==> flow/run.sh <==
#!/bin/bash
# the make line also repeats each setting of config.mk as NAME=value (left out here)
make -C /OpenROAD-flow-scripts/flow DESIGN_CONFIG=/design/flow/config.mk WORK_HOME=/design/flow/orfs CLKGATE_MAP_FILE= finish
==> flow/config.mk <==
export PLATFORM = sky130hd
export DESIGN_NAME = mat_mul
export DESIGN_NICKNAME = mat_mul
export VERILOG_FILES = /design/flow/design.v
export SDC_FILE = /design/flow/constraint.sdc
export NUM_CORES = 4
export LEC_CHECK = 0
export CAP_MARGIN = 20
export CELL_PAD_IN_SITES_DETAIL_PLACEMENT = 1
export CORE_MARGIN = 2
export CORE_UTILIZATION = 40
export CTS_CLUSTER_SIZE = 86
export GPL_TIMING_DRIVEN = 0
export PLACE_DENSITY_LB_ADDON = 0.14
export SLEW_MARGIN = 20
==> flow/constraint.sdc <==
create_clock -name core_clock -period 10.0 [get_ports {s00_axi_aclk}]
set_input_delay 2.0000 -clock core_clock [delete_from_list [all_inputs] [get_ports {s00_axi_aclk}]]
set_output_delay 2.0000 -clock core_clock [all_outputs]
set_load 0.01 [all_outputs]
==> flow/design.v <==
`timescale 1ns / 1ps
module mat_mul #
	(
        parameter integer DIM_LOG = 2,     
        parameter integer DIM = 2**DIM_LOG,
        parameter integer SIZE = DIM*DIM,
        parameter integer SIZE_LOG = 2*DIM_LOG,
        parameter integer DATA_WIDTH = 32
    )
    (
		input wire  s00_axi_aclk,
		input wire  s00_axi_aresetn,
		output wire  s00_axis_tready,
		input wire [DATA_WIDTH-1 : 0] s00_axis_tdata,
		input wire  s00_axis_tlast,
        input wire  s00_axis_tvalid,
		output wire  m00_axis_tvalid,
        output wire [DATA_WIDTH-1 : 0] m00_axis_tdata,
        output wire [(DATA_WIDTH/8)-1 : 0] m00_axis_tstrb,
        output wire  m00_axis_tlast,
        input wire  m00_axis_tready,
        input wire sel,
        input wire start
    );
	reg busy;               
	reg item_done;          
	reg matrix_done;        
	reg start_transfer;     
	reg transfer;           
	reg last_transfer;      
	reg mac_enable;         
    reg [DATA_WIDTH-1 : 0] mem_A [0 : SIZE-1];  
    reg [DATA_WIDTH-1 : 0] mem_B [0 : SIZE-1];  
    reg [DATA_WIDTH-1 : 0] mem_R [0 : SIZE-1];  
    reg [DATA_WIDTH-1 : 0] mat_A;    
    reg [DATA_WIDTH-1 : 0] mat_B;    
    reg [DATA_WIDTH-1 : 0] mat_R;    
    reg [SIZE_LOG-1 : 0] addr_stream_in;     
    reg [SIZE_LOG-1 : 0] addr_stream_out;    
    wire [SIZE_LOG-1 : 0] addr_A;    
    wire [SIZE_LOG-1 : 0] addr_B;    
    reg [SIZE_LOG-1 : 0] addr_R;     
    reg [DIM_LOG-1 : 0] row_cnt;     
    reg [DIM_LOG-1 : 0] col_cnt;     
    reg [DIM_LOG-1 : 0] tmp_cnt;     
    wire [DATA_WIDTH-1 : 0] mad;     
    reg [DATA_WIDTH-1 : 0] mac;      
    assign s00_axis_tready = !busy && !transfer && !start_transfer;  
    always @ (posedge s00_axi_aclk) begin
        if (!s00_axi_aresetn || s00_axis_tlast)
            addr_stream_in <= 0;
        else if (s00_axis_tready && s00_axis_tvalid)  
            addr_stream_in <= addr_stream_in + 1 ;  
    end
    always @ (posedge s00_axi_aclk) begin 
        if (!busy && !transfer && !start_transfer && s00_axis_tready && s00_axis_tvalid && !sel)  
            mem_A [addr_stream_in] <= s00_axis_tdata;
        if (busy)  
            mat_A <= mem_A [addr_A];
    end
    always @ (posedge s00_axi_aclk) begin
        if (!busy && !transfer && !start_transfer && s00_axis_tready && s00_axis_tvalid && sel)  
            mem_B [addr_stream_in] <= s00_axis_tdata;
        if (busy)  
            mat_B <= mem_B [addr_B];
    end
    assign m00_axis_tstrb = 4'hf;    
    assign m00_axis_tdata = mat_R;        
    assign m00_axis_tlast = last_transfer;        
    assign m00_axis_tvalid = transfer;       
    wire load_R = start_transfer || (transfer && m00_axis_tready && !last_transfer);
    always @ (posedge s00_axi_aclk) begin
        if (!s00_axi_aresetn || busy )  
            addr_stream_out <= 0;
        else if (load_R)  
            addr_stream_out <= addr_stream_out + 1 ;  
    end
    always @ (posedge s00_axi_aclk) begin
        if (!s00_axi_aresetn)
            start_transfer <= 0;
        else
            start_transfer <= matrix_done ;  
    end
    always @ (posedge s00_axi_aclk) begin
        if (!s00_axi_aresetn || (last_transfer && m00_axis_tready) )  
            transfer <= 0;
        else if (start_transfer)  
            transfer <= 1;
    end
    always @ (posedge s00_axi_aclk) begin
        if (!s00_axi_aresetn)
            last_transfer <= 0;
        else if (load_R)
            last_transfer <= (addr_stream_out == SIZE - 1) ;
        else if (transfer && m00_axis_tready)
            last_transfer <= 0;  
    end
    always @ (posedge s00_axi_aclk) begin
        if (item_done)  
            mem_R [addr_R] <= mad;  
        if (load_R)  
            mat_R <= mem_R [addr_stream_out];
    end
    always @ (posedge s00_axi_aclk) begin
        if (!s00_axi_aresetn || matrix_done )  
            busy <= 0;
        else if (start)  
            busy <= 1'b1;
    end
    always @ (posedge s00_axi_aclk) begin
        if (!s00_axi_aresetn)
            item_done <= 0;
        else
            item_done <= (tmp_cnt == DIM - 1) ;  
    end
    always @ (posedge s00_axi_aclk) begin
        if (!s00_axi_aresetn)
            matrix_done <= 0;
        else
            matrix_done <= (col_cnt == DIM-1) && (row_cnt == DIM-1) && (tmp_cnt == DIM-1) ;  
    end
    always @ (posedge s00_axi_aclk) begin
        if (!s00_axi_aresetn || (tmp_cnt == DIM ) || start )  
            tmp_cnt <= 0;
        else if (busy)  
            tmp_cnt <= tmp_cnt + 1;
    end
    always @ (posedge s00_axi_aclk) begin
        if (!s00_axi_aresetn || col_cnt==DIM && tmp_cnt==DIM || start )  
            col_cnt <= 0;
        else if (tmp_cnt==DIM -1 && col_cnt<DIM)  
            col_cnt <= col_cnt + 1;
    end
    always @ (posedge s00_axi_aclk) begin
        if (!s00_axi_aresetn || row_cnt==DIM && col_cnt==DIM && tmp_cnt==DIM || start )  
            row_cnt <= 0;
        else if (tmp_cnt==DIM -1 && col_cnt==DIM-1 && row_cnt<DIM)  
            row_cnt <= row_cnt + 1;
    end
    assign addr_A = row_cnt * DIM + tmp_cnt ;  
    assign addr_B = tmp_cnt * DIM + col_cnt ;  
    always @ (posedge s00_axi_aclk) begin
        if (!s00_axi_aresetn || start)
            addr_R <= 0;
        else if (item_done)  
            addr_R <= addr_R + 1;  
    end
    assign mad = mat_A * mat_B + mac;
    always @ (posedge s00_axi_aclk) begin
       if (!s00_axi_aresetn || item_done || start )  
           mac <= 0;
       else if (mac_enable)
           mac <= mad ;  
    end
    always @ (posedge s00_axi_aclk) begin
       if (!s00_axi_aresetn)
           mac_enable <= 0;
       else
           mac_enable <= busy ;  
    end
endmodule
==> run summary, run 1 <==
status: complete, no violations
Syn Std Cell Area: 79,650 um^2
post-detailed-route count of antenna-violating nets: 0
post-synthesis sequential element count: 1,689
capturing element type of the critical path: flip-flop
Endpoint, Worst Hold: busy
post-route cell area: 91,030 um^2
Remaining Overflow, GRT: 0
detailed-route DRC error count: 0
drt wl/cell: 29.33 um
final setup violation count: 0
horizontal extent of the die: 450.2 um
Skew-Pair Late Insertion Delay: 0.82 ns
overall routing resource usage: 0.2213
Worst Path Required: 10.50 ns
number of warnings the tools reported: 33
number of standard-cell rows in the floorplan: 163
violation count after the first detailed-routing iteration: 3,346
worst min-delay path class: reg2reg
adder-cell share of the synthesized area: 0.1315
area of the core: 197,600 um^2
worst r2r dst: mem_R[3][25]
delay of the slowest cell on the worst path: 0.66 ns
number of clock sinks seen by CTS: 1,689
worst min-delay path startpoint: matrix_done
post-DR vias/cell: 5.348
Final Hold Vio Count: 0
cell with the largest stage delay on the worst path: sky130_fd_sc_hd__clkbuf_1
Relative slew margins: 0.1518
most frequent cell after synthesis: sky130_fd_sc_hd__edfxtp_1
H-tree depth: 4
buffers plus inverters on the worst setup path: 7
total iterations of the first detailed-routing run: 5
Cells after Synth: 4,418
max_cap viols: 0
pin count of the biggest net entering global routing: 56
boundary pin count: 78
sequential fraction of the synthesis area: 0.6296
multiplexer share of the synthesized area: 0.1396
post-detailed-placement cell area: 85,550 um^2
arrival time at the worst endpoint: 9.90 ns
Worst R2R Path Depth: 26
combined area of the multi-input logic cells: 27,210 um^2
kind of launch point of the worst setup path: flip-flop
CTS resizes: 0
area leader, netlist: sky130_fd_sc_hd__edfxtp_1
combinational family with the most area after synthesis: multiplexers
highest fanout seen on the critical path: 16
hold bufs inserted after CTS: 0
CTS clock-pin slew for the worst setup and hold paths: 0.06 ns
primary flip-flop cell chosen by synthesis mapping: sky130_fd_sc_hd__edfxtp_1
commonest cells in the netlist: sky130_fd_sc_hd__edfxtp_1 (1,632), sky130_fd_sc_hd__inv_1 (508), sky130_fd_sc_hd__mux4_2 (480), sky130_fd_sc_hd__fa_1 (438), sky130_fd_sc_hd__and2_1 (310)
slew of the pin with the lowest slew margin: 1.272 ns
Top cells by area: sky130_fd_sc_hd__edfxtp_1 (62%), sky130_fd_sc_hd__mux4_2 (14%), sky130_fd_sc_hd__fa_1 (11%)
die area: 202,700 um^2
Final Cycle Share: 0.9404
Placer Congestion: 0.8507
tally of non-filler cells in the final layout: 7,529
number of warnings issued by yosys: 1
detailed-route via count: 40,260
yosys cell count: 4,418
Distinct cells, synth: 56
CP Launch Point: mat_B[2]
Critical Setup Path Class: reg2reg
Worst Hold Depth: 1
Vert. Die Dim: 450.2 um
timing-limited maximum frequency: 0.1063 GHz
total area of sequential cells: 50,150 um^2
via count of the first global-routing pass: 44,770
final net count: 5,351
CP dominant cell by count: sky130_fd_sc_hd__fa_1
Clock Skews: 0.03616 ns
Post-DP HPWL: 150,900 um
Simple-Gate Fraction of Synth Area: 0.04532
count of library flops with an enable pin: 1,632
clock period minus worst slack: 9.404 ns
family with the most delay on the worst path: adder cells
buffer cell driving the clock tree root: sky130_fd_sc_hd__clkbuf_16
Finished Core Util: 0.4606
setup repair after global routing missed its margin: false
count of buffers added by post-CTS timing repair for setup: 0
number of input and output port buffers inserted: 73
Stages on worst setup path: 26
layout overhead on the synthesized area: 14.29%
number of antenna violations at the first check in global routing: 10
complex-gate fraction of the synthesized area: 0.008011
total cell area reported by yosys after synthesis: 79,650 um^2
Setup TNS: 0 ns
cell total after placement: 7,197
global-route wire length before repair: 321,600 um
source of the worst register-to-register timing path: mat_B[2]
Final Slew Violations: 0
async set-or-reset flop fraction in the synthesized netlist: 0
core utilization at floorplan: 0.4030
final WL: 220,800 um
Max-area cell share: 0.6153
CP endpoint: mem_R[3][25]
synthesized-area fraction occupied by xor and xnor cells: 0.01100
minimum setup slack among reg-to-reg paths: 0.60 ns
total of fill cells in the finished design: 18,610
TritonCTS buffer count: 177
syn avg cell area: 18.03 um^2
clk buf depth: 3
CTS tree: built
==> cell type report <==
cell class | count | share of cell area
Inverter | 509 | 0.02099
Sequential cell | 1689 | 0.5509
Buffer | 219 | 0.009979
Tap cell | 2640 | 0.03629
Clock inverter | 103 | 0.01043
Timing Repair Buffer | 138 | 0.02155
Antenna cell | 5 | 0.0001374
Multi-Input combinational cell | 2004 | 0.2990
Clock buffer | 222 | 0.05073
==> through the flow <==
step / hold WS, ns / setup slack (ns)
finish: 0.4369 / 0.5965
global route: 0.4655 / 0.1929
CTS: 0.4489 / 0.4012
detailed placement: 0.4412 / 0.4744
global placement: 0.4468 / 0.3606
floorplan: 0.3890 / 2.630
==> metal layers <==
| layer | track usage | vias up | routed length, um |
|---|---|---|---|
| met4 | 0.05563 | 0 | 5354 |
| met1 | 0.2943 | 22180 | 92720 |
| met2 | 0.3844 | 948 | 113900 |
| met3 | 0.02938 | 305 | 8824 |
| li1 | - | 16830 | - |
| met5 | 0 | - | 0 |
==> inputs of run 2 (changes only) <==
- ABC_AREA: not set -> 1
- CELL_PAD_IN_SITES_DETAIL_PLACEMENT: 1 -> not set
- CORE_ASPECT_RATIO: not set -> 0.78
- CORE_UTILIZATION: 40 -> 38
- CTS_CLUSTER_SIZE: 86 -> 53
- GPL_TIMING_DRIVEN: 0 -> not set
- MIN_ROUTING_LAYER: not set -> met1
- PLACE_DENSITY_LB_ADDON: 0.14 -> not set
- SETUP_SLACK_MARGIN: not set -> 2.25
- TNS_END_PERCENT: not set -> 35
- clock period: 10.0 -> 8.12 ns (I/O delays scaled with it)
==> run 2 against run 1 <==
Against the previous run: utilization fell by 2.3 points; setup slack better by 0.36 ns; critical endpoint is now mem_R[0][26].
==> run summary, run 2 <==
number of antenna violations at the first check in global routing: 20 (+10)
total cell area reported by yosys after synthesis: 83,700 um^2 (+5.1%)
layout overhead on the synthesized area: 14.82%
number of input and output port buffers inserted: 73 (unchanged)
complex-gate fraction of the synthesized area: 0.09490 (+0.08689)
Worst Hold Depth: 2 (+1)
synthesized-area fraction occupied by xor and xnor cells: 0.004589 (-0.006407)
Top cells by area: sky130_fd_sc_hd__edfxtp_1 (59%), sky130_fd_sc_hd__fa_1 (10%), sky130_fd_sc_hd__inv_1 (5.2%)
CP endpoint: mem_R[0][26]
post-route cell area: 96,100 um^2 (+5.6%)
pin count of the biggest net entering global routing: 201 (+260%)
Cells after Synth: 6,873 (+56%)
Final Cycle Share: 0.8827 (-0.05763)
count of library flops with an enable pin: 1,632 (unchanged)
Worst Path Required: 8.73 ns (-1.77 ns)
clk buf depth: 4 (+1)
Relative slew margins: 0.2465 (+0.09477)
async set-or-reset flop fraction in the synthesized netlist: 0 (unchanged)
Placer Congestion: 0.8738 (+2.7%)
worst min-delay path class: reg2reg
multiplexer share of the synthesized area: 0.03911 (-0.1005)
Final Slew Violations: 0 (unchanged)
status: complete, no violations
Clock Skews: 0.1077 ns (+0.07155 ns)
number of clock sinks seen by CTS: 1,689 (unchanged)
cell total after placement: 9,599 (+33%)
CP Launch Point: mat_A[14]
Post-DP HPWL: 123,900 um (-18%)
highest fanout seen on the critical path: 8 (-8)
Critical Setup Path Class: reg2reg
buffers plus inverters on the worst setup path: 10 (+3)
final WL: 218,600 um (-1.0%)
kind of launch point of the worst setup path: flip-flop
TritonCTS buffer count: 175 (-1.1%)
slew of the pin with the lowest slew margin: 1.129 ns (-0.1431 ns)
area leader, netlist: sky130_fd_sc_hd__edfxtp_1
detailed-route DRC error count: 0 (unchanged)
arrival time at the worst endpoint: 7.78 ns (-2.12 ns)
Vert. Die Dim: 418.5 um (-7.1%)
source of the worst register-to-register timing path: mat_A[14]
max_cap viols: 0 (unchanged)
worst min-delay path startpoint: matrix_done
number of warnings issued by yosys: 1 (unchanged)
delay of the slowest cell on the worst path: 0.55 ns (-0.11 ns)
CTS tree: built
final net count: 7,655 (+43%)
CP dominant cell by count: sky130_fd_sc_hd__fa_1
sequential fraction of the synthesis area: 0.5992 (-0.03043)
primary flip-flop cell chosen by synthesis mapping: sky130_fd_sc_hd__edfxtp_1
combinational family with the most area after synthesis: adder cells
timing-limited maximum frequency: 0.1395 GHz (+31%)
tally of non-filler cells in the final layout: 10,100 (+34%)
yosys cell count: 6,873 (+56%)
horizontal extent of the die: 535.4 um (+19%)
Simple-Gate Fraction of Synth Area: 0.06365 (+0.01834)
number of standard-cell rows in the floorplan: 152 (-6.7%)
CTS clock-pin slew for the worst setup and hold paths: 0.06 ns (about the same)
clock period minus worst slack: 7.168 ns (-2.236 ns)
total iterations of the first detailed-routing run: 8 (+3)
Worst R2R Path Depth: 30 (+15%)
detailed-route via count: 52,370 (+30%)
drt wl/cell: 21.65 um (-26%)
post-synthesis sequential element count: 1,689 (unchanged)
worst r2r dst: mem_R[0][26]
die area: 224,000 um^2 (+11%)
global-route wire length before repair: 327,700 um (+1.9%)
minimum setup slack among reg-to-reg paths: 0.95 ns (+0.36 ns)
area of the core: 219,500 um^2 (+11%)
post-detailed-route count of antenna-violating nets: 0 (unchanged)
final setup violation count: 0 (unchanged)
syn avg cell area: 12.18 um^2 (-32%)
Skew-Pair Late Insertion Delay: 0.85 ns (+0.03 ns)
most frequent cell after synthesis: sky130_fd_sc_hd__edfxtp_1
Setup TNS: 0 ns (unchanged)
family with the most delay on the worst path: adder cells
boundary pin count: 78 (unchanged)
Endpoint, Worst Hold: start_transfer
setup repair after global routing missed its margin: true
post-DR vias/cell: 5.187 (-3.0%)
Syn Std Cell Area: 83,700 um^2 (+5.1%)
overall routing resource usage: 0.1933 (-0.02806)
Stages on worst setup path: 30 (+15%)
Distinct cells, synth: 51 (-8.9%)
commonest cells in the netlist: sky130_fd_sc_hd__edfxtp_1 (1,632), sky130_fd_sc_hd__inv_1 (1,166), sky130_fd_sc_hd__nand2_1 (848), sky130_fd_sc_hd__o21ai_0 (519), sky130_fd_sc_hd__fa_1 (438)
Final Hold Vio Count: 0 (unchanged)
number of warnings the tools reported: 48 (+45%)
hold bufs inserted after CTS: 0 (unchanged)
H-tree depth: 4 (unchanged)
cell with the largest stage delay on the worst path: sky130_fd_sc_hd__fa_1
capturing element type of the critical path: flip-flop
Remaining Overflow, GRT: 0 (unchanged)
core utilization at floorplan: 0.3814 (-0.02169)
buffer cell driving the clock tree root: sky130_fd_sc_hd__clkbuf_16
violation count after the first detailed-routing iteration: 4,818 (+44%)
Max-area cell share: 0.5855 (-0.02974)
via count of the first global-routing pass: 51,500 (+15%)
adder-cell share of the synthesized area: 0.1251 (-0.006353)
post-detailed-placement cell area: 88,140 um^2 (+3.0%)
## run 2: through the flow
| step | setup WS, ns | utilization | hold slack [ns] |
|---|---|---|---|
| 2_1_floorplan | 1.550 | - | 0.3998 |
| 3_3_place_gp | 0.3423 | 0.4016 | 0.4542 |
| 3_5_place_dp | 0.3461 | 0.4016 | 0.4641 |
| 4_1_cts | 1.063 | 0.4366 | 0.4504 |
| 5_1_grt | 0.7536 | 0.4378 | 0.4640 |
| 6_report | 0.9523 | 0.4379 | 0.4468 |
## run 2: area by class of cell
class	instances	area (um^2)
fillers	19840	123400
multi-input cells	3606	28680
well taps	2926	3661
flip-flops and latches	1689	50180
clock inverters	91	729.5
repair buffers	390	3829
diodes	3	7.507
inverters	1180	4449
clock buffers	211	4556
## run 2: metal layers
layer  global-route usage  part of all wire  up-vias
met4              0.04877             0.024       10
met2               0.3069              0.46     1739
met5                    0           0.00032        -
li1                     -                 -    23770
met1               0.2779              0.44    26550
met3              0.02881             0.070      305
## run 2: timing repair
item                                   CTS  global route
gates resized                          129            43
pin swaps                               53            23
endpoints found under the hold margin    0             0
setup buffers                          161            19
cloned                                   9             3
setup endpoints to repair              391           391
==> inputs of run 3 (changes only) <==
- ABC_AREA: 1 -> 0
- CORE_ASPECT_RATIO: 0.78 -> not set
- CORE_MARGIN: 2 -> 3
- CORE_UTILIZATION: 38 -> 65
- CTS_CLUSTER_DIAMETER: not set -> 243
- CTS_CLUSTER_SIZE: 53 -> not set
- GPL_ROUTABILITY_DRIVEN: not set -> 1
- HOLD_SLACK_MARGIN: not set -> 0.05
- MIN_ROUTING_LAYER: met1 -> not set
- PLACE_DENSITY_LB_ADDON: not set -> 0.04
- SETUP_SLACK_MARGIN: 2.25 -> 0.07
- TNS_END_PERCENT: 35 -> not set
- clock period: 8.12 -> 5.03 ns (I/O delays scaled with it)
==> run 3 against run 2 <==
Against the previous run: now fails the layout checks on negative setup slack; highest routed layer unchanged; sequential cell count stayed put; utilization is 32 points higher; synthesized cell count down 36%; final area is 4.9% lower; critical path type unchanged; critical path depth fell by 4; wire length down 10%; register-to-register slack got worse by 3.0 ns; largest cell class unchanged.
==> run summary, run 3 <==
Cells after Synth: 4,418 (-36%)
Worst Hold Depth: 1 (-1)
Simple-Gate Fraction of Synth Area: 0.04532 (-0.01834)
setup repair after global routing missed its margin: true
family with the most delay on the worst path: adder cells
horizontal extent of the die: 356.1 um (-33%)
CTS tree: built
clock period minus worst slack: 7.072 ns (-0.09574 ns)
worst min-delay path class: reg2reg
overall routing resource usage: 0.3225 (+0.1292)
post-synthesis sequential element count: 1,689 (unchanged)
Relative slew margins: 0.2855 (+0.03898)
Finished Core Util: 0.7564 (+0.3185)
Top cells by area: sky130_fd_sc_hd__edfxtp_1 (62%), sky130_fd_sc_hd__mux4_2 (14%), sky130_fd_sc_hd__fa_1 (11%)
slew of the pin with the lowest slew margin: 1.072 ns (-0.05752 ns)
Vert. Die Dim: 356.1 um (-15%)
area leader, netlist: sky130_fd_sc_hd__edfxtp_1
tally of non-filler cells in the final layout: 6,592 (-35%)
boundary pin count: 78 (unchanged)
violation count after the first detailed-routing iteration: 4,434 (-8.0%)
crit path setup slack, layout: -2.042 ns (-2.994 ns)
number of antenna violations at the first check in global routing: 14 (-30%)
Final Hold Vio Count: 0 (unchanged)
multiplexer share of the synthesized area: 0.1396 (+0.1005)
final WL: 196,000 um (-10%)
Max-area cell share: 0.6153 (+0.02974)
most frequent cell after synthesis: sky130_fd_sc_hd__edfxtp_1
buffer cell driving the clock tree root: sky130_fd_sc_hd__clkbuf_16
number of warnings the tools reported: 36 (-25%)
worst min-delay path startpoint: matrix_done
capturing element type of the critical path: flip-flop
final net count: 5,449 (-29%)
Clock Skews: 0.04709 ns (-0.06062 ns)
CP Launch Point: mat_A[11]
number of input and output port buffers inserted: 73 (unchanged)
total cell area reported by yosys after synthesis: 79,650 um^2 (-4.8%)
detailed-route via count: 41,400 (-21%)
timing-limited maximum frequency: 0.1414 GHz (+1.4%)
synthesized-area fraction occupied by xor and xnor cells: 0.01100 (+0.006407)
Syn Std Cell Area: 79,650 um^2 (-4.8%)
cell total after placement: 6,255 (-35%)
Setup TNS: -650.08 ns (-650.08 ns)
layout overhead on the synthesized area: 14.68%
TritonCTS buffer count: 164 (-6.3%)
yosys cell count: 4,418 (-36%)
clk buf depth: 3 (-1)
post-detailed-route count of antenna-violating nets: 0 (unchanged)
number of clock sinks seen by CTS: 1,689 (unchanged)
status: failed layout checks
Endpoint, Worst Hold: busy
cell with the largest stage delay on the worst path: sky130_fd_sc_hd__fa_1
violated layout checks: negative setup slack
worst r2r dst: mem_R[7][25]
Final Cycle Share: 1.406 (+0.5232)
drt wl/cell: 29.74 um (+37%)
die area: 126,800 um^2 (-43%)
number of warnings issued by yosys: 1 (unchanged)
CP dominant cell by count: sky130_fd_sc_hd__fa_1
async set-or-reset flop fraction in the synthesized netlist: 0 (unchanged)
arrival time at the worst endpoint: 7.63 ns (-0.15 ns)
minimum setup slack among reg-to-reg paths: -2.04 ns (-2.99 ns)
Placer Congestion: 0.8779 (+0.47%)
CP endpoint: mem_R[7][25]
via count of the first global-routing pass: 44,260 (-14%)
Critical Setup Path Class: reg2reg
sequential fraction of the synthesis area: 0.6296 (+0.03043)
delay of the slowest cell on the worst path: 0.55 ns (about the same)
Final Slew Violations: 0 (unchanged)
complex-gate fraction of the synthesized area: 0.008011 (-0.08689)
final setup violation count: 425 (+425)
commonest cells in the netlist: sky130_fd_sc_hd__edfxtp_1 (1,632), sky130_fd_sc_hd__inv_1 (508), sky130_fd_sc_hd__mux4_2 (480), sky130_fd_sc_hd__fa_1 (438), sky130_fd_sc_hd__and2_1 (310)
pin count of the biggest net entering global routing: 72 (-64%)
CTS clock-pin slew for the worst setup and hold paths: 0.06 ns (about the same)
source of the worst register-to-register timing path: mat_A[11]
Skew-Pair Late Insertion Delay: 0.81 ns (-0.04 ns)
H-tree depth: 4 (unchanged)
total iterations of the first detailed-routing run: 6 (-2)
count of library flops with an enable pin: 1,632 (unchanged)
Post-DP HPWL: 119,000 um (-3.9%)
syn avg cell area: 18.03 um^2 (+48%)
area of the core: 120,800 um^2 (-45%)
post-DR vias/cell: 6.280 (+21%)
combinational family with the most area after synthesis: multiplexers
detailed-route DRC error count: 0 (unchanged)
primary flip-flop cell chosen by synthesis mapping: sky130_fd_sc_hd__edfxtp_1
Worst Path Required: 5.59 ns (-3.14 ns)
core utilization at floorplan: 0.6595 (+0.2782)
worst setup timing slack at the placement stage: -2.287 ns (-2.633 ns)
highest fanout seen on the critical path: 8 (unchanged)
kind of launch point of the worst setup path: flip-flop
buffers plus inverters on the worst setup path: 8 (-2)
Remaining Overflow, GRT: 0 (unchanged)
Distinct cells, synth: 56 (+9.8%)
number of standard-cell rows in the floorplan: 127 (-16%)
max_cap viols: 0 (unchanged)
Stages on worst setup path: 26 (-13%)
Worst R2R Path Depth: 26 (-13%)
global-route wire length before repair: 292,400 um (-11%)
adder-cell share of the synthesized area: 0.1315 (+0.006353)
==> run 3: repair_timing <==
action | 4_1_cts | 5_1_grt
setup endpoints to repair | 439 | 441
hold buffers | 0 | 0
pin swaps | 40 | 23
buffers inserted | 20 | 4
endpoints found under the hold margin | 0 | 0
gates resized | 64 | 51
cloned | 3 | 2
==> run 3: per-stage QoR <==
step | hold WS, ns | cell area, um^2
after CTS | 0.4783 | 91150
after global routing | 0.4995 | 91340
after detailed placement | 0.4672 | 85250
final | 0.4942 | 91350
after global placement | 0.4641 | 85250
after floorplan | 0.3890 | 79980
==> run 3: cell type report <==
class / count / area (um^2)
Fill cell: 6887 / 29420
Inverter: 509 / 1911
Multi-Input combinational cell: 2006 / 27690
Sequential cell: 1689 / 50180
Timing Repair Buffer: 466 / 4180
Clock inverter: 95 / 1002
Tap cell: 1612 / 2017
Antenna cell: 6 / 15.01
Clock buffer: 209 / 4347
==> run 3: routing by layer <==
| metal | share of wire | wire (um) | track usage |
|---|---|---|---|
| met1 | 0.37 | 71720 | 0.4369 |
| met2 | 0.52 | 101600 | 0.5407 |
| met3 | 0.082 | 16130 | 0.05922 |
| met4 | 0.033 | 6495 | 0.1044 |
| met5 | 0.00014 | 27 | 0 |
==> inputs of run 4 (changes only) <==
- ABC_AREA: 0 -> not set
- CORE_MARGIN: 3 -> 2
- CORE_UTILIZATION: 65 -> 71
- CTS_CLUSTER_DIAMETER: 243 -> 381
- CTS_CLUSTER_SIZE: not set -> 25
- GPL_ROUTABILITY_DRIVEN: 1 -> not set
- HOLD_SLACK_MARGIN: 0.05 -> 0.29
- PLACE_DENSITY: not set -> 0.6
- PLACE_DENSITY_LB_ADDON: 0.04 -> not set
- SETUP_SLACK_MARGIN: 0.07 -> 2.83
- clock period: 5.03 -> 9.58 ns (I/O delays scaled with it)
==> run 4 against run 3 <==
Against the previous run: the run now finishes clean; fmax fell by 1.8%; cell count fell by 6.8%; sequential share of layout area rose by 2.5 points; utilization rose by 3.0 points; synthesized area did not move; non-clock buffer count fell by 134; setup slack improved by 4.4 ns; die area fell by 9.4%; worst hold slack got worse by 0.066 ns; clock skew rose by 0.016 ns; first-iteration DRC count rose by 23%; highest routed layer unchanged.
==> run summary, run 4 <==
Final Slew Violations: 0 (unchanged)
Worst Path Required: 10.17 ns (+4.58 ns)
CP Launch Point: mat_A[13]
clk buf depth: 3 (unchanged)
clock period minus worst slack: 7.202 ns (+0.1302 ns)
routed length on met1: 68,760 um (-4.1%)
Max-area cell share: 0.6153 (unchanged)
max_cap viols: 0 (unchanged)
buffers plus inverters on the worst setup path: 9 (+1)
highest fanout seen on the critical path: 17 (+9)
violation count after the first detailed-routing iteration: 5,453 (+23%)
synthesized-area fraction occupied by xor and xnor cells: 0.01100 (unchanged)
complex-gate fraction of the synthesized area: 0.008011 (unchanged)
Simple-Gate Fraction of Synth Area: 0.04532 (unchanged)
detailed-route DRC error count: 0 (unchanged)
syn avg cell area: 18.03 um^2 (unchanged)
core utilization at floorplan: 0.7177 (+0.05820)
global-route wire length before repair: 291,200 um (-0.41%)
die area: 114,900 um^2 (-9.4%)
WHS: 0.4278 ns (-0.06633 ns)
Clock Skews: 0.06268 ns (+0.01559 ns)
number of standard-cell rows in the floorplan: 122 (-3.9%)
drt wl/cell: 32.28 um (+8.6%)
layout overhead on the synthesized area: 9.606%
area leader, netlist: sky130_fd_sc_hd__edfxtp_1
Cells after Synth: 4,418 (unchanged)
number of clock sinks seen by CTS: 1,689 (unchanged)
met2 wire length: 101,400 um (-0.24%)
number of warnings issued by yosys: 1 (unchanged)
Endpoint, Worst Hold: busy
Worst Hold Depth: 1 (unchanged)
cell with the largest stage delay on the worst path: sky130_fd_sc_hd__edfxtp_1
final net count: 5,226 (-4.1%)
post-DR vias/cell: 6.682 (+6.4%)
number of input and output port buffers inserted: 73 (unchanged)
timing-limited maximum frequency: 0.1388 GHz (-1.8%)
pin count of the biggest net entering global routing: 109 (+51%)
post-detailed-placement cell area: 82,670 um^2 (-3.0%)
status: complete, no violations
Syn Std Cell Area: 79,650 um^2 (unchanged)
highest layer used for signal routing: met5
slew of the pin with the lowest slew margin: 1.153 ns (+0.08093 ns)
TritonCTS buffer count: 77 (-53%)
Skew-Pair Late Insertion Delay: 0.72 ns (-0.09 ns)
delay of the slowest cell on the worst path: 0.52 ns (-0.03 ns)
commonest cells in the netlist: sky130_fd_sc_hd__edfxtp_1 (1,632), sky130_fd_sc_hd__inv_1 (508), sky130_fd_sc_hd__mux4_2 (480), sky130_fd_sc_hd__fa_1 (438), sky130_fd_sc_hd__and2_1 (310)
CP dominant cell by count: sky130_fd_sc_hd__fa_1
Worst R2R Path Depth: 28 (+7.7%)
yosys cell count: 4,418 (unchanged)
Vert. Die Dim: 338.9 um (-4.8%)
primary flip-flop cell chosen by synthesis mapping: sky130_fd_sc_hd__edfxtp_1
combinational family with the most area after synthesis: multiplexers
Critical Setup Path Class: reg2reg
source of the worst register-to-register timing path: mat_A[13]
number of antenna violations at the first check in global routing: 14 (unchanged)
via count of the first global-routing pass: 43,160 (-2.5%)
final WL: 198,400 um (+1.2%)
CP endpoint: mac[31]
sequential fraction of the synthesis area: 0.6296 (unchanged)
detailed-route via count: 41,050 (-0.83%)
worst r2r dst: mac[31]
count of library flops with an enable pin: 1,632 (unchanged)
kind of launch point of the worst setup path: flip-flop
Setup TNS: 0 ns (+650.08 ns)
Post-DP HPWL: 112,800 um (-5.2%)
Finished Core Util: 0.7867 (+0.03030)
family with the most delay on the worst path: adder cells
Final Hold Vio Count: 0 (unchanged)
CTS tree: built
Final Cycle Share: 0.7518 (-0.6542)
post-route cell area: 87,300 um^2 (-4.4%)
async set-or-reset flop fraction in the synthesized netlist: 0 (unchanged)
Placer Congestion: 0.8688 (-1.0%)
area of the core: 111,000 um^2 (-8.1%)
setup repair after global routing missed its margin: true
total iterations of the first detailed-routing run: 5 (-1)
hold bufs inserted after CTS: 0 (unchanged)
Distinct cells, synth: 56 (unchanged)
most frequent cell after synthesis: sky130_fd_sc_hd__edfxtp_1
arrival time at the worst endpoint: 7.79 ns (+0.16 ns)
post-synthesis sequential element count: 1,689 (unchanged)
adder-cell share of the synthesized area: 0.1315 (unchanged)
H-tree depth: 3 (-1)
Remaining Overflow, GRT: 0 (unchanged)
Relative slew margins: 0.2316 (-0.05395)
final setup violation count: 0 (-100%)
Stages on worst setup path: 28 (+7.7%)
Top cells by area: sky130_fd_sc_hd__edfxtp_1 (62%), sky130_fd_sc_hd__mux4_2 (14%), sky130_fd_sc_hd__fa_1 (11%)
total cell area reported by yosys after synthesis: 79,650 um^2 (unchanged)
multiplexer share of the synthesized area: 0.1396 (unchanged)
post-detailed-route count of antenna-violating nets: 0 (unchanged)
number of warnings the tools reported: 47 (+31%)
horizontal extent of the die: 338.9 um (-4.8%)
met3 wire len: 19,890 um (+23%)
buffer cell driving the clock tree root: sky130_fd_sc_hd__clkbuf_16
CTS clock-pin slew for the worst setup and hold paths: 0.10 ns (+0.04 ns)
boundary pin count: 78 (unchanged)
worst min-delay path class: reg2reg
capturing element type of the critical path: flip-flop
worst min-delay path startpoint: matrix_done
minimum setup slack among reg-to-reg paths: 2.38 ns (+4.42 ns)
overall routing resource usage: 0.3558 (+0.03330)
==> run 4: area by class of cell <==
type                    count  area, um^2
diodes                      6       15.01
well taps                1488        1862
clock inverters             8       153.9
repair buffers            332        3326
inverters                 509        1911
multi-input cells        2004       27810
clock buffers             108        2043
fillers                  5752       23670
flip-flops and latches   1689       50180
==> run 4: per-layer routing <==
metal,track usage,vias up
met5,0,-
met4,0.1259,8
met3,0.06073,462
met2,0.5893,2470
met1,0.4893,21710
li1,-,16410
==> run 4: repair_timing <==
action	CTS	global route
resized	65	84
pin swaps	39	47
endpoints found under the setup margin	333	324
buffers inserted	126	30
gates cloned	1	2
==> run 4: metrics by stage <==
step	std cells	setup WS (ns)
floorplan	4421	2.768
global route	6141	2.208
global placement	5863	1.636
detailed placement	5863	1.575
CTS	6106	2.493
finish	6144	2.378
==> inputs of run 5 (changes only) <==
- ABC_AREA: not set -> 1
- CORE_UTILIZATION: 71 -> 72
- CTS_CLUSTER_DIAMETER: 381 -> not set
- CTS_CLUSTER_SIZE: 25 -> 90
- HOLD_SLACK_MARGIN: 0.29 -> not set
- PLACE_DENSITY: 0.6 -> not set
- PLACE_DENSITY_LB_ADDON: not set -> 0.06
- SETUP_SLACK_MARGIN: 2.83 -> not set
- clock period: 9.58 -> 5.6 ns (I/O delays scaled with it)
==> run 5 against run 4 <==
Against the previous run: the layout now fails its checks (negative setup slack); sequential share of layout area is 4.6 points lower; die area grew 3.6%; non-clock buffer count up 137; highest routed layer unchanged; critical endpoint is now mac[26].
==> run summary, run 5 <==
Remaining Overflow, GRT: 0 (unchanged)
number of warnings the tools reported: 48 (+2.1%)
layout overhead on the synthesized area: 13.44%
Clock Skews: 0.06849 ns (+0.005813 ns)
cell total after placement: 8,431 (+44%)
violation count after the first detailed-routing iteration: 6,196 (+14%)
CP dominant cell by count: sky130_fd_sc_hd__fa_1
async set-or-reset flop fraction in the synthesized netlist: 0 (unchanged)
sequential fraction of the synthesis area: 0.5992 (-0.03043)
detailed-route DRC error count: 0 (unchanged)
syn avg cell area: 12.18 um^2 (-32%)
number of clock sinks seen by CTS: 1,689 (unchanged)
Syn Std Cell Area: 83,700 um^2 (+5.1%)
Skew-Pair Late Insertion Delay: 0.80 ns (+0.08 ns)
Setup TNS: -404.30 ns (-404.30 ns)
commonest cells in the netlist: sky130_fd_sc_hd__edfxtp_1 (1,632), sky130_fd_sc_hd__inv_1 (1,166), sky130_fd_sc_hd__nand2_1 (848), sky130_fd_sc_hd__o21ai_0 (519), sky130_fd_sc_hd__fa_1 (438)
number of input and output port buffers inserted: 73 (unchanged)
drt wl/cell: 24.09 um (-25%)
yosys cell count: 6,873 (+56%)
buffers plus inverters on the worst setup path: 12 (+3)
Worst R2R Path Depth: 33 (+18%)
timing-limited maximum frequency: 0.1442 GHz (+3.8%)
number of standard-cell rows in the floorplan: 125 (+2.5%)
primary flip-flop cell chosen by synthesis mapping: sky130_fd_sc_hd__edfxtp_1
buffer cell driving the clock tree root: sky130_fd_sc_hd__clkbuf_16
arrival time at the worst endpoint: 7.58 ns (-0.21 ns)
Top cells by area: sky130_fd_sc_hd__edfxtp_1 (59%), sky130_fd_sc_hd__fa_1 (10%), sky130_fd_sc_hd__inv_1 (5.2%)
minimum setup slack among reg-to-reg paths: -1.34 ns (-3.71 ns)
Worst Path Required: 6.24 ns (-3.93 ns)
Endpoint, Worst Hold: mac[0]
die area: 119,000 um^2 (+3.6%)
detailed-route via count: 53,910 (+31%)
boundary pin count: 78 (unchanged)
complex-gate fraction of the synthesized area: 0.09490 (+0.08689)
multiplexer share of the synthesized area: 0.03911 (-0.1005)
source of the worst register-to-register timing path: mat_A[15]
kind of launch point of the worst setup path: flip-flop
crit path setup slack, layout: -1.337 ns (-3.715 ns)
synthesized-area fraction occupied by xor and xnor cells: 0.004589 (-0.006407)
horizontal extent of the die: 344.9 um (+1.8%)
tally of non-filler cells in the final layout: 8,763 (+43%)
number of antenna violations at the first check in global routing: 9 (-5)
family with the most delay on the worst path: adder cells
total cell area reported by yosys after synthesis: 83,700 um^2 (+5.1%)
post-synthesis sequential element count: 1,689 (unchanged)
worst min-delay path class: reg2reg
core utilization at floorplan: 0.7232 (+0.005419)
CP endpoint: mac[26]
Post-DP HPWL: 127,600 um (+13%)
hold bufs inserted after CTS: 0 (unchanged)
delay of the slowest cell on the worst path: 0.54 ns (+0.02 ns)
Placer Congestion: 0.9118 (+4.9%)
final net count: 7,723 (+48%)
CTS tree: built
Vert. Die Dim: 344.9 um (+1.8%)
Stages on worst setup path: 33 (+18%)
number of warnings issued by yosys: 1 (unchanged)
CTS clock-pin slew for the worst setup and hold paths: 0.06 ns (-0.04 ns)
overall routing resource usage: 0.3601 (+0.004300)
clk buf depth: 3 (unchanged)
Final Cycle Share: 1.239 (+0.4870)
Critical Setup Path Class: reg2reg
worst min-delay path startpoint: mac[0]
via count of the first global-routing pass: 54,280 (+26%)
area of the core: 115,700 um^2 (+4.3%)
Simple-Gate Fraction of Synth Area: 0.06365 (+0.01834)
Final Slew Violations: 0 (unchanged)
Cells after Synth: 6,873 (+56%)
cell with the largest stage delay on the worst path: sky130_fd_sc_hd__fa_1
clock period minus worst slack: 6.937 ns (-0.2651 ns)
CP Launch Point: mat_A[15]
total of fill cells in the finished design: 6,286 (+9.3%)
Worst Hold Depth: 2 (+1)
setup repair after global routing missed its margin: true
slew of the pin with the lowest slew margin: 1.158 ns (+0.005328 ns)
status: failed layout checks
H-tree depth: 4 (+1)
most frequent cell after synthesis: sky130_fd_sc_hd__edfxtp_1
global-route wire length before repair: 316,600 um (+8.7%)
pin count of the biggest net entering global routing: 151 (+39%)
Relative slew margins: 0.2280 (-0.003552)
final setup violation count: 391 (+391)
final WL: 211,100 um (+6.4%)
post-DR vias/cell: 6.152 (-7.9%)
capturing element type of the critical path: flip-flop
total iterations of the first detailed-routing run: 9 (+4)
Max-area cell share: 0.5855 (-0.02974)
TritonCTS buffer count: 164 (+110%)
area leader, netlist: sky130_fd_sc_hd__edfxtp_1
violated layout checks: negative setup slack
combinational family with the most area after synthesis: adder cells
max_cap viols: 0 (unchanged)
Distinct cells, synth: 51 (-8.9%)
adder-cell share of the synthesized area: 0.1251 (-0.006353)
highest fanout seen on the critical path: 5 (-12)
worst r2r dst: mac[26]
count of library flops with an enable pin: 1,632 (unchanged)
post-detailed-route count of antenna-violating nets: 0 (unchanged)
Final Hold Vio Count: 0 (unchanged)
run 5: timing repair:
item / 4_1_cts / 5_1_grt
setup endpoints to repair: 391 / 391
gates resized: 66 / 42
pin swaps: 26 / 25
setup buffers: 16 / 14
cloned: 1 / 7
run 5: final cells by class:
| type | count | area (um^2) | share of cell area |
|---|---|---|---|
| well taps | 1524 | 1907 | 0.02008 |
| multi-input cells | 3606 | 28610 | 0.3013 |
| clock buffers | 215 | 4492 | 0.04731 |
| inverters | 1180 | 4442 | 0.04678 |
| clock inverters | 79 | 865.8 | 0.009119 |
| diodes | 1 | 2.502 | 0.00002636 |
| repair buffers | 469 | 4447 | 0.04683 |
| flip-flops and latches | 1689 | 50180 | 0.5286 |
run 5: metrics by stage:
step	worst slack, ns	hold WS, ns	util	area (um^2)
after floorplan	-0.9696	0.3998	-	84240
after global placement	-1.314	0.4547	0.7672	88790
after detailed placement	-1.441	0.4677	0.7671	88780
after CTS	-1.283	0.4742	0.8173	94590
after global routing	-1.533	0.5286	0.8204	94950
final	-1.337	0.4945	0.8204	94950
run 5: layer usage:
layer  up-vias  wire length, um  track usage
met2      2878           104600       0.5981
li1      23870                -            -
met4        10            11930       0.1875
met5         -               69            0
met1     26530            74930       0.4595
met3       624            19590      0.06371
==> inputs of run 6 (changes only) <==
- CORE_UTILIZATION: 72 -> 70
- CTS_CLUSTER_SIZE: 90 -> 36
- PLACE_DENSITY_LB_ADDON: 0.06 -> 0.15
- clock period: 5.6 -> 6.05 ns (I/O delays scaled with it)
==> run 6 against run 5 <==
Against the previous run: the layout still fails its checks (negative setup slack); first-iteration DRC count is 7.0% higher; sequential share of layout area hardly changed; global-route usage is 1.4 points lower; die area is 2.8% higher; critical endpoint is now mac[30]; largest cell class unchanged.
==> run summary, run 6 <==
combined area of the multi-input logic cells: 28,690 um^2 (+0.29%)
timing-limited maximum frequency: 0.1432 GHz (-0.65%)
combinational family with the most area after synthesis: adder cells
yosys cell count: 6,873 (unchanged)
max_cap viols: 0 (unchanged)
slew of the pin with the lowest slew margin: 1.250 ns (+0.09184 ns)
Worst R2R Path Depth: 26 (-21%)
Placer Congestion: 0.9178 (+0.66%)
Clock Skews: 0.06426 ns (-0.004228 ns)
horizontal extent of the die: 349.8 um (+1.4%)
number of warnings issued by yosys: 1 (unchanged)
number of input and output port buffers inserted: 73 (unchanged)
CTS tree: built
Final Hold Vio Count: 0 (unchanged)
Vert. Die Dim: 349.8 um (+1.4%)
Distinct cells, synth: 51 (unchanged)
post-detailed-route count of antenna-violating nets: 0 (unchanged)
delay of the slowest cell on the worst path: 0.55 ns (about the same)
Relative slew margins: 0.1668 (-0.06123)
synthesized-area fraction occupied by xor and xnor cells: 0.004589 (unchanged)
source of the worst register-to-register timing path: mat_B[3]
CP endpoint: mac[30]
hold bufs inserted after CTS: 0 (unchanged)
TritonCTS buffer count: 164 (unchanged)
primary flip-flop cell chosen by synthesis mapping: sky130_fd_sc_hd__edfxtp_1
via count of the first global-routing pass: 54,300 (+0.053%)
number of clock sinks seen by CTS: 1,689 (unchanged)
crit path setup slack, layout: -0.9322 ns (+0.4047 ns)
status: failed layout checks
layout overhead on the synthesized area: 13.45% (about the same)
detailed-route DRC error count: 0 (unchanged)
number of antenna violations at the first check in global routing: 14 (+5)
minimum setup slack among reg-to-reg paths: -0.93 ns (+0.40 ns)
total iterations of the first detailed-routing run: 8 (-1)
drt wl/cell: 23.72 um (-1.5%)
clk buf depth: 3 (unchanged)
Post-DP HPWL: 128,500 um (+0.68%)
total cell area reported by yosys after synthesis: 83,700 um^2 (unchanged)
final net count: 7,722 (-0.013%)
boundary pin count: 78 (unchanged)
worst min-delay path class: reg2reg
area of the core: 118,400 um^2 (+2.3%)
Worst Hold Depth: 1 (-1)
adder-cell share of the synthesized area: 0.1251 (unchanged)
pin count of the biggest net entering global routing: 182 (+21%)
Final Slew Violations: 0 (unchanged)
worst min-delay path startpoint: matrix_done
Worst Path Required: 6.69 ns (+0.45 ns)
H-tree depth: 4 (unchanged)
Skew-Pair Late Insertion Delay: 0.78 ns (-0.02 ns)
violated layout checks: negative setup slack
buffers plus inverters on the worst setup path: 8 (-4)
worst setup timing slack at the placement stage: -0.9929 ns (+0.4482 ns)
capturing element type of the critical path: flip-flop
area leader, netlist: sky130_fd_sc_hd__edfxtp_1
Final Cycle Share: 1.154 (-0.08465)
number of warnings the tools reported: 61 (+27%)
arrival time at the worst endpoint: 7.62 ns (+0.04 ns)
count of library flops with an enable pin: 1,632 (unchanged)
commonest cells in the netlist: sky130_fd_sc_hd__edfxtp_1 (1,632), sky130_fd_sc_hd__inv_1 (1,166), sky130_fd_sc_hd__nand2_1 (848), sky130_fd_sc_hd__o21ai_0 (519), sky130_fd_sc_hd__fa_1 (438)
cell with the largest stage delay on the worst path: sky130_fd_sc_hd__fa_1
CTS clock-pin slew for the worst setup and hold paths: 0.06 ns (about the same)
Critical Setup Path Class: reg2reg
core utilization at floorplan: 0.7069 (-0.01625)
syn avg cell area: 12.18 um^2 (unchanged)
Top cells by area: sky130_fd_sc_hd__edfxtp_1 (59%), sky130_fd_sc_hd__fa_1 (10%), sky130_fd_sc_hd__inv_1 (5.2%)
Finished Core Util: 0.8020 (-0.01839)
total of fill cells in the finished design: 6,497 (+3.4%)
Remaining Overflow, GRT: 0 (unchanged)
highest fanout seen on the critical path: 17 (+12)
Endpoint, Worst Hold: busy
final setup violation count: 390 (-0.26%)
Syn Std Cell Area: 83,700 um^2 (unchanged)
sequential fraction of the synthesis area: 0.5992 (unchanged)
total area of sequential cells: 50,180 um^2 (unchanged)
clock period minus worst slack: 6.982 ns (+0.04529 ns)
number of standard-cell rows in the floorplan: 126 (+0.80%)
Max-area cell share: 0.5855 (unchanged)
family with the most delay on the worst path: adder cells
overall routing resource usage: 0.3457 (-0.01435)
Simple-Gate Fraction of Synth Area: 0.06365 (unchanged)
worst r2r dst: mac[30]
CP Launch Point: mat_B[3]
die area: 122,300 um^2 (+2.8%)
async set-or-reset flop fraction in the synthesized netlist: 0 (unchanged)
multiplexer share of the synthesized area: 0.03911 (unchanged)
global-route wire length before repair: 314,100 um (-0.78%)
CP dominant cell by count: sky130_fd_sc_hd__fa_1
buffer cell driving the clock tree root: sky130_fd_sc_hd__clkbuf_16
complex-gate fraction of the synthesized area: 0.09490 (unchanged)
final WL: 209,800 um (-0.62%)
detailed-route via count: 54,340 (+0.78%)
setup repair after global routing missed its margin: true
post-synthesis sequential element count: 1,689 (unchanged)
Setup TNS: -236.18 ns (+168.12 ns)
kind of launch point of the worst setup path: flip-flop
violation count after the first detailed-routing iteration: 6,627 (+7.0%)
post-DR vias/cell: 6.144 (-0.13%)
Stages on worst setup path: 26 (-21%)
Cells after Synth: 6,873 (unchanged)
most frequent cell after synthesis: sky130_fd_sc_hd__edfxtp_1
==> run 6: layout make-up <==
type	count	area share
Antenna cell	1	0.00002635
Clock buffer	208	0.04616
Clock inverter	91	0.008816
Inverter	1180	0.04678
Multi-Input combinational cell	3605	0.3022
Sequential cell	1689	0.5285
Tap cell	1600	0.02108
Timing Repair Buffer	469	0.04645
==> run 6: what timing repair did <==
| item | in CTS | in global routing |
|---|---|---|
| gates resized | 56 | 125 |
| gates cloned | 0 | 3 |
| pin swaps | 30 | 72 |
| setup endpoints to repair | 390 | 391 |
| buffers inserted | 11 | 25 |
==> run 6: through the flow <==
stage | instances | instance area [um^2] | hold WS (ns)
after floorplan | 6876 | 84180 | 0.3998
after global placement | 8503 | 88660 | 0.3988
after detailed placement | 8504 | 88660 | 0.4135
after CTS | 8814 | 94240 | 0.4183
after global routing | 8842 | 94950 | 0.4610
final | 8843 | 94950 | 0.4327
==> run 6: routing by layer <==
metal  global-route usage  share of wire
met1               0.4471           0.36
met2               0.5727           0.49
met3              0.06060          0.094
met4               0.1693          0.053
met5                    0        0.00041
==> inputs of run 7 (changes only) <==
- ABC_AREA: 1 -> not set
- CORE_UTILIZATION: 70 -> 68
- CTS_CLUSTER_SIZE: 36 -> not set
- PLACE_DENSITY_LB_ADDON: 0.15 -> not set
- clock period: 6.05 -> 4.8 ns (I/O delays scaled with it)
==> run 7 against run 6 <==
Against the previous run: the layout still fails its checks (negative setup slack); wire length shrank 2.1%; via count down 23%; utilization is 1.5 points lower; largest cell class unchanged.
==> run summary, run 7 <==
worst r2r dst: mem_R[0][30]
number of warnings the tools reported: 38 (-38%)
via count of the first global-routing pass: 45,280 (-17%)
violated layout checks: negative setup slack
Vert. Die Dim: 346.2 um (-1.0%)
drt wl/cell: 31.70 um (+34%)
Relative slew margins: 0.2480 (+0.08124)
H-tree depth: 4 (unchanged)
slew of the pin with the lowest slew margin: 1.124 ns (-0.1254 ns)
buffers plus inverters on the worst setup path: 11 (+3)
source of the worst register-to-register timing path: mat_B[4]
Final Slew Violations: 0 (unchanged)
overall routing resource usage: 0.3579 (+0.01218)
buffer cell driving the clock tree root: sky130_fd_sc_hd__clkbuf_16
Syn Std Cell Area: 79,650 um^2 (-4.8%)
number of clock sinks seen by CTS: 1,689 (unchanged)
crit path setup slack, layout: -2.315 ns (-1.383 ns)
Final Hold Vio Count: 0 (unchanged)
Worst R2R Path Depth: 27 (+3.8%)
Stages on worst setup path: 27 (+3.8%)
Remaining Overflow, GRT: 0 (unchanged)
Critical Setup Path Class: reg2reg
commonest cells in the netlist: sky130_fd_sc_hd__edfxtp_1 (1,632), sky130_fd_sc_hd__inv_1 (508), sky130_fd_sc_hd__mux4_2 (480), sky130_fd_sc_hd__fa_1 (438), sky130_fd_sc_hd__and2_1 (310)
status: failed layout checks
total cell area reported by yosys after synthesis: 79,650 um^2 (-4.8%)
final WL: 205,400 um (-2.1%)
Placer Congestion: 0.9083 (-1.0%)
global-route wire length before repair: 304,600 um (-3.0%)
TritonCTS buffer count: 163 (-0.61%)
most frequent cell after synthesis: sky130_fd_sc_hd__edfxtp_1
violation count after the first detailed-routing iteration: 4,688 (-29%)
Setup TNS: -763.99 ns (-527.81 ns)
Post-DP HPWL: 122,500 um (-4.7%)
cell with the largest stage delay on the worst path: sky130_fd_sc_hd__fa_1
worst min-delay path startpoint: matrix_done
async set-or-reset flop fraction in the synthesized netlist: 0 (unchanged)
arrival time at the worst endpoint: 7.66 ns (+0.04 ns)
worst min-delay path class: reg2reg
Final Cycle Share: 1.482 (+0.3282)
die area: 119,900 um^2 (-2.0%)
layout overhead on the synthesized area: 14.76%
combinational family with the most area after synthesis: multiplexers
detailed-route via count: 42,000 (-23%)
horizontal extent of the die: 346.2 um (-1.0%)
area of the core: 116,200 um^2 (-1.9%)
number of antenna violations at the first check in global routing: 14 (unchanged)
WHS: 0.4268 ns (-0.005935 ns)
max_cap viols: 0 (unchanged)
detailed-route DRC error count: 0 (unchanged)
post-DR vias/cell: 6.481 (+5.5%)
area leader, netlist: sky130_fd_sc_hd__edfxtp_1
setup repair after global routing missed its margin: true
clk buf depth: 3 (unchanged)
highest fanout seen on the critical path: 16 (-1)
post-detailed-route count of antenna-violating nets: 0 (unchanged)
Skew-Pair Late Insertion Delay: 0.81 ns (+0.03 ns)
yosys cell count: 4,418 (-36%)
complex-gate fraction of the synthesized area: 0.008011 (-0.08689)
family with the most delay on the worst path: adder cells
number of input and output port buffers inserted: 73 (unchanged)
Simple-Gate Fraction of Synth Area: 0.04532 (-0.01834)
post-synthesis sequential element count: 1,689 (unchanged)
Top cells by area: sky130_fd_sc_hd__edfxtp_1 (62%), sky130_fd_sc_hd__mux4_2 (14%), sky130_fd_sc_hd__fa_1 (11%)
multiplexer share of the synthesized area: 0.1396 (+0.1005)
CP Launch Point: mat_B[4]
Clock Skews: 0.05779 ns (-0.006469 ns)
minimum setup slack among reg-to-reg paths: -2.32 ns (-1.38 ns)
final net count: 5,434 (-30%)
sequential fraction of the synthesis area: 0.6296 (+0.03043)
core utilization at floorplan: 0.6854 (-0.02148)
number of standard-cell rows in the floorplan: 125 (-0.79%)
hold bufs inserted after CTS: 0 (unchanged)
total iterations of the first detailed-routing run: 5 (-3)
delay of the slowest cell on the worst path: 0.55 ns (about the same)
number of warnings issued by yosys: 1 (unchanged)
capturing element type of the critical path: flip-flop
CTS clock-pin slew for the worst setup and hold paths: 0.06 ns (about the same)
CP dominant cell by count: sky130_fd_sc_hd__fa_1
adder-cell share of the synthesized area: 0.1315 (+0.006353)
final setup violation count: 441 (+13%)
Worst Hold Depth: 1 (unchanged)
Worst Path Required: 5.35 ns (-1.34 ns)
timing-limited maximum frequency: 0.1405 GHz (-1.9%)
Max-area cell share: 0.6153 (+0.02974)
primary flip-flop cell chosen by synthesis mapping: sky130_fd_sc_hd__edfxtp_1
clock period minus worst slack: 7.115 ns (+0.1329 ns)
kind of launch point of the worst setup path: flip-flop
CP endpoint: mem_R[0][30]
syn avg cell area: 18.03 um^2 (+48%)
Endpoint, Worst Hold: busy
boundary pin count: 78 (unchanged)
Cells after Synth: 4,418 (-36%)
Distinct cells, synth: 56 (+9.8%)
synthesized-area fraction occupied by xor and xnor cells: 0.01100 (+0.006407)
pin count of the biggest net entering global routing: 77 (-58%)
CTS tree: built
count of library flops with an enable pin: 1,632 (unchanged)
==> run 7: per-stage QoR <==
stage,instance area [um^2],setup slack [ns],util,cells
3_5_place_dp,85310,-2.422,0.7341,6152
5_1_grt,91390,-2.521,0.7865,6477
3_3_place_gp,85310,-2.377,0.7341,6152
2_1_floorplan,79980,-2.012,-,4421
4_1_cts,91140,-2.266,0.7843,6466
6_report,91400,-2.315,0.7866,6481
==> run 7: what timing repair did <==
action                     in CTS  in global routing
cloned                          0                  1
buffers inserted               18                 11
setup endpoints to repair     441                442
pin swaps                      28                 20
gates resized                  73                 33
==> run 7: cell type report <==
class	count	area (um^2)
antenna	5	12.51
clock buffer	206	4280
clock inverter	90	988.4
fill	6023	24800
inverter	509	1911
multi-input combinational	2004	27660
sequential	1689	50180
tap	1524	1907
timing repair buffer	454	4458
==> run 7: per-layer routing <==
metal	wire length (um)	GRT usage	up-vias
met5	82	0	-
met4	8681	0.1387	12
met3	18440	0.07391	506
met2	106400	0.6068	2403
met1	71800	0.4620	22120
li1	-	-	16960
==> inputs of run 8 (changes only) <==
- ABC_AREA: not set -> 1
- CORE_UTILIZATION: 68 -> 70
- CTS_CLUSTER_SIZE: not set -> 36
- PLACE_DENSITY_LB_ADDON: not set -> 0.12
- clock period: 4.8 -> 5.11 ns (I/O delays scaled with it)
==> run 8 against run 7 <==
Against the previous run: the layout still fails its checks (negative setup slack); fmax grew 2.9%; utilization grew 1.9 points; synthesized area grew 5.1%; critical endpoint is now mac[27].
==> run summary, run 8 <==
via count of the first global-routing pass: 54,440 (+20%)
async set-or-reset flop fraction in the synthesized netlist: 0 (unchanged)
buffer cell driving the clock tree root: sky130_fd_sc_hd__clkbuf_16
final WL: 212,900 um (+3.6%)
yosys cell count: 6,873 (+56%)
CP dominant cell by count: sky130_fd_sc_hd__fa_1
final setup violation count: 409 (-7.3%)
number of standard-cell rows in the floorplan: 126 (+0.80%)
family with the most delay on the worst path: adder cells
most frequent cell after synthesis: sky130_fd_sc_hd__edfxtp_1
sequential fraction of the synthesis area: 0.5992 (-0.03043)
final net count: 7,749 (+43%)
TritonCTS buffer count: 163 (unchanged)
global-route wire length before repair: 320,100 um (+5.1%)
tally of non-filler cells in the final layout: 8,874 (+37%)
number of clock sinks seen by CTS: 1,689 (unchanged)
number of warnings issued by yosys: 1 (unchanged)
number of antenna violations at the first check in global routing: 13 (-1)
H-tree depth: 4 (unchanged)
total iterations of the first detailed-routing run: 6 (+1)
highest fanout seen on the critical path: 17 (+1)
grt peak-use layer: met2
Simple-Gate Fraction of Synth Area: 0.06365 (+0.01834)
crit path setup slack, layout: -1.804 ns (+0.5108 ns)
die area: 122,300 um^2 (+2.1%)
primary flip-flop cell chosen by synthesis mapping: sky130_fd_sc_hd__edfxtp_1
minimum setup slack among reg-to-reg paths: -1.80 ns (+0.51 ns)
kind of launch point of the worst setup path: flip-flop
Final Hold Vio Count: 0 (unchanged)
Worst Hold Depth: 2 (+1)
global-route met1 utilization: 0.4611 (-0.0008768)
boundary pin count: 78 (unchanged)
Skew-Pair Late Insertion Delay: 0.81 ns (about the same)
clk buf depth: 3 (unchanged)
worst r2r dst: mac[27]
Cells after Synth: 6,873 (+56%)
Worst Path Required: 5.76 ns (+0.41 ns)
number of warnings the tools reported: 49 (+29%)
total cell area reported by yosys after synthesis: 83,700 um^2 (+5.1%)
hold bufs inserted after CTS: 0 (unchanged)
violation count after the first detailed-routing iteration: 6,310 (+35%)
combinational family with the most area after synthesis: adder cells
horizontal extent of the die: 349.8 um (+1.0%)
delay of the slowest cell on the worst path: 0.55 ns (about the same)
Worst R2R Path Depth: 29 (+7.4%)
max_cap viols: 0 (unchanged)
area leader, netlist: sky130_fd_sc_hd__edfxtp_1
clock period minus worst slack: 6.914 ns (-0.2008 ns)
cell with the largest stage delay on the worst path: sky130_fd_sc_hd__fa_1
Max-area cell share: 0.5855 (-0.02974)
Finished Core Util: 0.8059 (+0.01935)
Post-DP HPWL: 130,100 um (+6.3%)
Final Cycle Share: 1.353 (-0.1292)
violated layout checks: negative setup slack
buffers plus inverters on the worst setup path: 12 (+1)
WHS: 0.4446 ns (+0.01780 ns)
source of the worst register-to-register timing path: mat_B[6]
overall routing resource usage: 0.3526 (-0.005327)
worst min-delay path startpoint: matrix_done
syn avg cell area: 12.18 um^2 (-32%)
post-DR vias/cell: 6.128 (-5.4%)
CP Launch Point: mat_B[6]
adder-cell share of the synthesized area: 0.1251 (-0.006353)
arrival time at the worst endpoint: 7.57 ns (-0.09 ns)
Syn Std Cell Area: 83,700 um^2 (+5.1%)
pin count of the biggest net entering global routing: 190 (+150%)
Relative slew margins: 0.2309 (-0.01713)
Stages on worst setup path: 29 (+7.4%)
Vert. Die Dim: 349.8 um (+1.0%)
grt met2 use: 0.5809 (-0.02594)
cell total after placement: 8,530 (+39%)
detailed-route DRC error count: 0 (unchanged)
CP endpoint: mac[27]
drt wl/cell: 23.99 um (-24%)
count of library flops with an enable pin: 1,632 (unchanged)
Endpoint, Worst Hold: start_transfer
post-detailed-route count of antenna-violating nets: 0 (unchanged)
Final Slew Violations: 0 (unchanged)
post-route cell area: 95,420 um^2 (+4.4%)
synthesized-area fraction occupied by xor and xnor cells: 0.004589 (-0.006407)
complex-gate fraction of the synthesized area: 0.09490 (+0.08689)
Critical Setup Path Class: reg2reg
status: failed layout checks
Top cells by area: sky130_fd_sc_hd__edfxtp_1 (59%), sky130_fd_sc_hd__fa_1 (10%), sky130_fd_sc_hd__inv_1 (5.2%)
total of fill cells in the finished design: 6,608 (+9.7%)
global-route track usage on met3: 0.05608 (-0.01783)
worst min-delay path class: reg2reg
CTS tree: built
CTS clock-pin slew for the worst setup and hold paths: 0.07 ns (about the same)
setup repair after global routing missed its margin: true
core utilization at floorplan: 0.7069 (+0.02148)
slew of the pin with the lowest slew margin: 1.154 ns (+0.02922 ns)
==> run 8: cell type report <==
type | count | area (um^2) | area share
inverter | 1180 | 4444 | 0.04658
clock inverter | 92 | 918.4 | 0.009625
clock buffer | 209 | 4272 | 0.04477
timing repair buffer | 497 | 4811 | 0.05042
multi-input combinational | 3605 | 28780 | 0.3016
antenna | 2 | 5.005 | 0.00005245
tap | 1600 | 2002 | 0.02098
sequential | 1689 | 50180 | 0.5260
==> run 8: timing repair <==
| action | CTS | global route |
|---|---|---|
| pin swaps | 25 | 55 |
| cloned | 2 | 5 |
| endpoints found under the setup margin | 409 | 441 |
| resized | 31 | 137 |
| setup buffers | 10 | 24 |
==> run 8: per-stage QoR <==
step	setup WS (ns)	setup TNS, ns
after CTS	-1.750	-588.97
after global routing	-2.011	-665.74
after global placement	-1.752	-587.74
after floorplan	-1.460	-417.49
after detailed placement	-1.880	-618.54
final	-1.804	-586.76
==> run 8: layer usage <==
| layer | routed length (um) | vias to the layer above |
|---|---|---|
| met5 | 60 | - |
| met4 | 11260 | 10 |
| met3 | 20100 | 573 |
| met2 | 104300 | 2945 |
| met1 | 77170 | 26890 |
| li1 | - | 23960 |
